run 1:
// comparator_latch
module comparator_latch #
(
  parameter n_to_response_time = -1038,
  parameter p_to_response_time = -1020,
  parameter const_response_time = 1285,
  parameter n_to_tau = -1248,
  parameter p_to_tau = 1037,
  parameter const_tau = 1042,
  parameter n_to_response_time_lh = -1752,
  parameter p_to_response_time_lh = -1006,
  parameter const_response_time_lh = 1185,
  parameter n_to_tau_lh = 1131,
  parameter p_to_tau_lh = -1115,
  parameter const_tau_lh = 1529
)
(
  input clk,
  input reset,
  input sys_clk,
  input [15-1:0] n,
  input [15-1:0] p,
  output [35-1:0] out
);
  reg [17-1:0] state_cycle_counter;
  reg [1-1:0] prev_sys_clk;
  reg [35-1:0] o;
  wire [32-1:0] wait_time;
  wire [51-1:0] tau;
  wire [36-1:0] dvdt;
  wire [32-1:0] wait_time_lh;
  wire [59-1:0] tau_lh;
  wire [37-1:0] dodt;
  reg [32-1:0] fsm;
  localparam fsm_init = 0;
  wire [35-1:0] padr_0;
  wire [23-1:0] padr_bits_1;
  assign padr_bits_1 = 0;
  wire [29-1:0] truncR_2;
  ...
Size in the first run: about 6800 cells after synthesis, roughly 25 flip-flops, ~68 I/O pins, roughly 57000 um^2 of cells after synthesis.
export LEC_CHECK = 0
export ABC_AREA = 1
export CAP_MARGIN = 20
export CORE_MARGIN = 2
export CORE_UTILIZATION = 72
export CTS_CLUSTER_SIZE = 100
export PLACE_DENSITY = 0.38
export SLEW_MARGIN = 20
export TNS_END_PERCENT = 15
create_clock -name core_clock -period 18.6 [get_ports {clk}]
run.sh (not shown) runs the stock make flow with config.mk's settings and CLKGATE_MAP_FILE=.
Run 1: all stages done; final checks FAILED (negative setup slack).
Here is what was changed in the inputs of run 2 compared with run 1.
# run 1
export LEC_CHECK = 0
export ABC_AREA = 1
export CAP_MARGIN = 20
export CORE_MARGIN = 2
export CORE_UTILIZATION = 72
export CTS_CLUSTER_SIZE = 100
export PLACE_DENSITY = 0.38
export SLEW_MARGIN = 20
export TNS_END_PERCENT = 15
create_clock -name core_clock -period 18.6 [get_ports {clk}]
# run 2
export LEC_CHECK = 0
export CAP_MARGIN = 20
export CORE_MARGIN = 2
export CORE_UTILIZATION = 40
export SLEW_MARGIN = 20
create_clock -name core_clock -period 26.0 [get_ports {clk}]
[summary]
Run 2 went all the way through synthesis, placement and routing and the layout is clean on timing, DRC and antenna.
Re adder-cell share of the synthesized area: run 2 is 3.7 points up on run 1.
Run 1 -> run 2: proportion of synthesized chip area in sequential cells flat
The final wirelength of run 2 falls short of that of run 1 by 110000 um.
Taking run 1 as the reference, in run 2 post-synth design cell area lower, die size higher.
Of run 1 and run 2, the run reporting the lower number of inserted filler cells in the final layout was run 1.
Number of non-clock buffers delta for run 2 relative to run 1: about 90% lower
Run 2 against run 1: met3 demand-to-capacity share in global routing went down by 10 points, worst setup slack up 3.46 ns.
In run 2 the final clock period utilization by the worst path turned out 16 points lower than in run 1.
#### Input delta (run 3 over run 2)
# run 2
export LEC_CHECK = 0
export CAP_MARGIN = 20
export CORE_MARGIN = 2
export CORE_UTILIZATION = 40
export SLEW_MARGIN = 20
create_clock -name core_clock -period 26.0 [get_ports {clk}]
# run 3
export LEC_CHECK = 0
export CAP_MARGIN = 25
export CORE_MARGIN = 7
export CORE_UTILIZATION = 40
export GPL_ROUTABILITY_DRIVEN = 0
export SLEW_MARGIN = 20
create_clock -name core_clock -period 26.0 [get_ports {clk}]
Findings:
- Run 3 vs. run 2: total antenna diodes in the routed design went up by 3.
- Run 3 does better than run 2 on wire length of the first global-routing pass.
- Between run 3 and run 2, the design area figures differ only marginally.
- Run 3 vs. run 2: final worst hold slack went up by 0.0058 ns.
- There was hardly any difference in wire length between run 3 and run 2.
- ~same average cell area after synthesis in run 3 and run 2
For run 4, these inputs were changed with respect to run 3:
# run 3
export LEC_CHECK = 0
export CAP_MARGIN = 25
export CORE_MARGIN = 7
export CORE_UTILIZATION = 40
export GPL_ROUTABILITY_DRIVEN = 0
export SLEW_MARGIN = 20
create_clock -name core_clock -period 26.0 [get_ports {clk}]
# run 4
export LEC_CHECK = 0
export ABC_AREA = 0
export CAP_MARGIN = 5
export CELL_PAD_IN_SITES_DETAIL_PLACEMENT = 1
export CORE_ASPECT_RATIO = 0.55
export CORE_MARGIN = 7
export CORE_UTILIZATION = 40
export CTS_CLUSTER_DIAMETER = 68
export CTS_CLUSTER_SIZE = 86
export GPL_ROUTABILITY_DRIVEN = 1
export GPL_TIMING_DRIVEN = 0
export MAX_ROUTING_LAYER = met4
export SLEW_MARGIN = 20
create_clock -name core_clock -period 26.0 [get_ports {clk}]
--- outcome ---
Having completed the whole flow, run 4 delivered a layout that passed the timing, design-rule and antenna checks. Looking at top metal layer carrying routed signals, the met4 result is from run 4; the met5 one comes from run 3. In the metrics for run 4 and run 3, the one carrying the lower routed length on met1 is run 3. Diff run 3 -> run 4: hold slack now sits higher, number of standard cells in the final layout excluding fillers now sits at about the same level, cell area now sits higher, count of vias placed by the detailed router now sits higher.

JK:
Starting RTL as in the previous note.
export LEC_CHECK = 0
export ABC_AREA = 1
export CAP_MARGIN = 20
export CORE_MARGIN = 2
export CORE_UTILIZATION = 40
export CTS_CLUSTER_DIAMETER = 31
export CTS_CLUSTER_SIZE = 99
export HOLD_SLACK_MARGIN = -0.1
export SETUP_SLACK_MARGIN = -2.0
export SLEW_MARGIN = 20
create_clock -name core_clock -period 26.0 [get_ports {clk}]
## Diff of input files: MS against JK
# JK
export LEC_CHECK = 0
export ABC_AREA = 1
export CAP_MARGIN = 20
export CORE_MARGIN = 2
export CORE_UTILIZATION = 40
export CTS_CLUSTER_DIAMETER = 31
export CTS_CLUSTER_SIZE = 99
export HOLD_SLACK_MARGIN = -0.1
export SETUP_SLACK_MARGIN = -2.0
export SLEW_MARGIN = 20
create_clock -name core_clock -period 26.0 [get_ports {clk}]
# MS
export LEC_CHECK = 0
export ABC_AREA = 1
export CAP_MARGIN = 20
export CORE_MARGIN = 2
export CORE_UTILIZATION = 40
export CTS_CLUSTER_DIAMETER = 100
export CTS_CLUSTER_SIZE = 99
export HOLD_SLACK_MARGIN = 0.29
export PLACE_DENSITY = 0.72
export SETUP_SLACK_MARGIN = -2.0
export SLEW_MARGIN = 20
export TNS_END_PERCENT = 25
create_clock -name core_clock -period 26.0 [get_ports {clk}]
==> comparison <==
No stage failed in MS, and the final checks on the layout all came back clean.
Compared with JK, global-route wire length before repair in MS decreased slightly.
Diff JK..MS | placed cell count | negligible
Across both runs, via count was higher for MS than for JK.
Taking JK over MS, the number of buffers other than clock buffers in the final layout ratio works out to 1.07.
The inputs of AL differ from those of MS as listed below.
# MS
export LEC_CHECK = 0
export ABC_AREA = 1
export CAP_MARGIN = 20
export CORE_MARGIN = 2
export CORE_UTILIZATION = 40
export CTS_CLUSTER_DIAMETER = 100
export CTS_CLUSTER_SIZE = 99
export HOLD_SLACK_MARGIN = 0.29
export PLACE_DENSITY = 0.72
export SETUP_SLACK_MARGIN = -2.0
export SLEW_MARGIN = 20
export TNS_END_PERCENT = 25
create_clock -name core_clock -period 26.0 [get_ports {clk}]
# AL
export LEC_CHECK = 0
export ABC_AREA = 0
export CAP_MARGIN = 0
export CORE_MARGIN = 8
export CORE_UTILIZATION = 40
export CTS_CLUSTER_DIAMETER = 100
export CTS_CLUSTER_SIZE = 99
export HOLD_SLACK_MARGIN = -0.1
export PLACE_DENSITY = 0.72
export SETUP_SLACK_MARGIN = -2.0
export SLEW_MARGIN = 20
export TNS_END_PERCENT = 25
create_clock -name core_clock -period 26.0 [get_ports {clk}]
## What came out
AL: no failed stages, no open violations at the end. Compared with MS, in AL synthesized cell count went down by 1100, buffer-and-inverter tally for the worst setup path down 6. MS vs AL, worst setup path startpoint: n[5] vs n[3]. Final worst slack in AL is 190 ps lower than in MS. Run comparison: AL master of the slowest instance on the critical path clkdlybuf4s50_1; MS master of the slowest instance on the critical path xor2_1.
Input-level comparison between TR and AL:
# AL
export LEC_CHECK = 0
export ABC_AREA = 0
export CAP_MARGIN = 0
export CORE_MARGIN = 8
export CORE_UTILIZATION = 40
export CTS_CLUSTER_DIAMETER = 100
export CTS_CLUSTER_SIZE = 99
export HOLD_SLACK_MARGIN = -0.1
export PLACE_DENSITY = 0.72
export SETUP_SLACK_MARGIN = -2.0
export SLEW_MARGIN = 20
export TNS_END_PERCENT = 25
create_clock -name core_clock -period 26.0 [get_ports {clk}]
# TR
export LEC_CHECK = 0
export CAP_MARGIN = 20
export CORE_MARGIN = 2
export CORE_UTILIZATION = 40
export SLEW_MARGIN = 20
create_clock -name core_clock -period 19.5 [get_ports {clk}]
[summary]
TR finished every stage; the final checks, however, were not passed, the failures being negative setup slack.
TR reports a higher worst hold slack than AL does.
TR packs its core tighter than AL.
The largest net degree at the start of global routing in TR is 0.816 times that in AL.
Global routing met1 resource utilization for TR: 6.8 points up relative to AL
The number of well-tap cells placed reported for TR is smaller than that of AL by 13.
Number of max-slew violations in the final report: AL vs TR identical

comparator_latch again, from the RTL that the note above started with.
Settings: LEC_CHECK=0, CAP_MARGIN=0, CORE_MARGIN=2, CORE_UTILIZATION=72, CTS_CLUSTER_DIAMETER=370, CTS_CLUSTER_SIZE=64, PLACE_DENSITY_LB_ADDON=0.04, SETUP_SLACK_MARGIN=3.96, SLEW_MARGIN=20; clock period 13.9 ns.
The baseline ran to the end with violations: setup timing.
==> next run, changes <==
Settings changed: CAP_MARGIN 0 to 20, CORE_UTILIZATION 72 to 17, CTS_CLUSTER_DIAMETER 370 to default, CTS_CLUSTER_SIZE 64 to default, PLACE_DENSITY_LB_ADDON 0.04 to default, SETUP_SLACK_MARGIN 3.96 to default.
Clock period 13.9 ns to 24.8 ns, I/O delays scaled along.
Now the flow completed without violations.
Routed wire length went down by 32%.
Sequential share of layout area stays flat.
==> next run, changes <==
Settings changed: CORE_UTILIZATION 17 to 40.
Setup slack gains 0.14 ns.
Final cell count falls by 24%.
Non-clock buffer count is higher by 11.
Clock-buffer cell count came out higher by 1.
Sequential share of layout area stays flat.
Design area falls by 4.9%.
Hold slack improves by 0.0052 ns.

Setup of the reference run:
comparator_latch again, from the RTL that the note above started with.
==> flow/design.v (excerpt) <==
module comparator_latch #
(
  parameter n_to_response_time = -1038,
  parameter p_to_response_time = -1020,
  parameter const_response_time = 1285,
  parameter n_to_tau = -1248,
  parameter p_to_tau = 1037,
  parameter const_tau = 1042,
  parameter n_to_response_time_lh = -1752,
  parameter p_to_response_time_lh = -1006,
  parameter const_response_time_lh = 1185,
  parameter n_to_tau_lh = 1131,
  parameter p_to_tau_lh = -1115,
  parameter const_tau_lh = 1529
)
(
  input clk,
  input reset,
  input sys_clk,
  input [15-1:0] n,
  input [15-1:0] p,
  output [35-1:0] out
);
clock: 26.0 ns
lec_check: 0
abc_area: 1
cap_margin: 20
core_margin: 2
core_utilization: 40
cts_cluster_diameter: 88
cts_cluster_size: 99
hold_slack_margin: -0.1
place_density_lb_addon: 0.07
setup_slack_margin: -2.0
slew_margin: 20
tns_end_percent: 25
The reference run finished end to end and its layout was clean on timing, DRC and antenna.
### the reference run -> the trial run
Settings: PLACE_DENSITY_LB_ADDON no longer set, was 0.07; GPL_TIMING_DRIVEN now 0, previously not set; MAX_ROUTING_LAYER now met4, previously not set; HOLD_SLACK_MARGIN no longer set, was -0.1; GPL_ROUTABILITY_DRIVEN now 0, previously not set; TNS_END_PERCENT no longer set, was 25; CTS_CLUSTER_SIZE no longer set, was 99; CORE_MARGIN now 7, was 2; CTS_CLUSTER_DIAMETER no longer set, was 88; CAP_MARGIN now 25, was 20; SETUP_SLACK_MARGIN no longer set, was -2.0.
Notes after the runs:
- In the final reports, the cell area of the trial run is larger than that of the reference run.
- Taking the reference run as the reference, in the trial run part of the cycle the worst path needs went down by 2.3 points, average wire per cell in the routed design went down by 12%, sequential share of layout area was more or less identical, area fraction in full adders, half adders and majority gates was more or less identical.
- In the trial run, the cell depth of the worst setup path came out 1 below the value in the reference run.
- Sum of net half-perimeters after detailed placement (the trial run over the reference run): decrease, 11%

Starting RTL as in the previous note.
==> flow/config.mk <==
export PLATFORM = sky130hd
export DESIGN_NAME = comparator_latch
export DESIGN_NICKNAME = comparator_latch
export VERILOG_FILES = /design/flow/design.v
export SDC_FILE = /design/flow/constraint.sdc
export NUM_CORES = 4
export LEC_CHECK = 0
export ABC_AREA = 1
export CAP_MARGIN = 20
export CORE_MARGIN = 2
export CORE_UTILIZATION = 71
export CTS_CLUSTER_DIAMETER = 272
export CTS_CLUSTER_SIZE = 96
export HOLD_SLACK_MARGIN = 0.3
export PLACE_DENSITY = 0.38
export SLEW_MARGIN = 20
==> flow/constraint.sdc <==
create_clock -name core_clock -period 13.2 [get_ports {clk}]
set_input_delay 2.6400 -clock core_clock [delete_from_list [all_inputs] [get_ports {clk}]]
set_output_delay 2.6400 -clock core_clock [all_outputs]
set_load 0.01 [all_outputs]
The first run never finished: it broke off in global routing (5_1_grt) (GRT-0232).
Edit:
- ABC_AREA: 1 -> not set
- CTS_CLUSTER_DIAMETER: 272 -> 103
- CTS_CLUSTER_SIZE: 96 -> not set
- HOLD_SLACK_MARGIN: 0.3 -> not set
- PLACE_DENSITY: 0.38 -> not set
- clock period: 13.2 -> 19.6 ns (I/O delays scaled with it)
With this change the flow completed, yet does not pass: negative setup slack; synthesized area went down by about 5.5%; synthesized cell count drops by 16%; die area fell by 5.4%.
Edit:
- CORE_UTILIZATION: 71 -> 40
- CTS_CLUSTER_DIAMETER: 103 -> not set
- SETUP_SLACK_MARGIN: not set -> 3.36
- clock period: 19.6 -> 24.8 ns (I/O delays scaled with it)
Now the flow ran to the end with no violations. Global-route usage decreases by 17 points. Hold slack improved by 0.0055 ns. Final area decreases by about 7%. Final cell count barely changes. Via count decreases by 12%. Flip-flop count does not change.
Edit:
- CORE_UTILIZATION: 40 -> 71
- CTS_CLUSTER_DIAMETER: not set -> 344
- MAX_ROUTING_LAYER: not set -> met4
- SETUP_SLACK_MARGIN: 3.36 -> not set
- clock period: 24.8 -> 17.7 ns (I/O delays scaled with it)
Result: Now the flow finished but fails on negative setup slack. Global-route usage rises by 22 points. Cell area came out higher by 8.1%. Critical path depth came out higher by 2. Final cell count rose by 1.2%. Core utilization is higher by 41 points. Via count came out higher by 16%.

Starting RTL as in the previous note.
==> flow/config.mk <==
export PLATFORM = sky130hd
export DESIGN_NAME = comparator_latch
export DESIGN_NICKNAME = comparator_latch
export VERILOG_FILES = /design/flow/design.v
export SDC_FILE = /design/flow/constraint.sdc
export NUM_CORES = 4
export LEC_CHECK = 0
export ABC_AREA = 1
export CAP_MARGIN = 20
export CORE_ASPECT_RATIO = 1.71
export CORE_MARGIN = 2
export CORE_UTILIZATION = 71
export CTS_CLUSTER_DIAMETER = 103
export CTS_CLUSTER_SIZE = 82
export MAX_ROUTING_LAYER = met4
export PLACE_DENSITY_LB_ADDON = 0.05
export SLEW_MARGIN = 20
==> flow/constraint.sdc <==
create_clock -name core_clock -period 18.8 [get_ports {clk}]
set_input_delay 3.7600 -clock core_clock [delete_from_list [all_inputs] [get_ports {clk}]]
set_output_delay 3.7600 -clock core_clock [all_outputs]
set_load 0.01 [all_outputs]
The baseline ended with an error in 5_1_grt.
==> next run, changes <==
--- a/flow/config.mk
+++ b/flow/config.mk
@@ -9,9 +9,7 @@
 export CAP_MARGIN = 20
-export CORE_ASPECT_RATIO = 1.71
 export CORE_MARGIN = 2
 export CORE_UTILIZATION = 71
-export CTS_CLUSTER_DIAMETER = 103
-export CTS_CLUSTER_SIZE = 82
+export CTS_CLUSTER_DIAMETER = 344
+export CTS_CLUSTER_SIZE = 45
 export MAX_ROUTING_LAYER = met4
-export PLACE_DENSITY_LB_ADDON = 0.05
 export SLEW_MARGIN = 20
==> flow/constraint.sdc (replaced) <==
create_clock -name core_clock -period 17.3 [get_ports {clk}]
set_input_delay 3.4600 -clock core_clock [delete_from_list [all_inputs] [get_ports {clk}]]
set_output_delay 3.4600 -clock core_clock [all_outputs]
set_load 0.01 [all_outputs]
Result: The new run finished with negative setup slack left; area after synthesis is unchanged; synthesized cell count is unchanged; die size hardly moves.
==> next run, changes <==
--- a/flow/config.mk
+++ b/flow/config.mk
@@ -7,9 +7,5 @@
 export LEC_CHECK = 0
-export ABC_AREA = 1
 export CAP_MARGIN = 20
 export CORE_MARGIN = 2
-export CORE_UTILIZATION = 71
-export CTS_CLUSTER_DIAMETER = 344
-export CTS_CLUSTER_SIZE = 45
-export MAX_ROUTING_LAYER = met4
+export CORE_UTILIZATION = 66
 export SLEW_MARGIN = 20
==> flow/constraint.sdc (replaced) <==
create_clock -name core_clock -period 14.6 [get_ports {clk}]
set_input_delay 2.9200 -clock core_clock [delete_from_list [all_inputs] [get_ports {clk}]]
set_output_delay 2.9200 -clock core_clock [all_outputs]
set_load 0.01 [all_outputs]
After rerunning:
- The new run finished but failed the layout checks on negative setup slack
- register-to-register slack is worse by 2500 ps
- setup slack degrades by 2900 ps
- design area drops by 8.8%
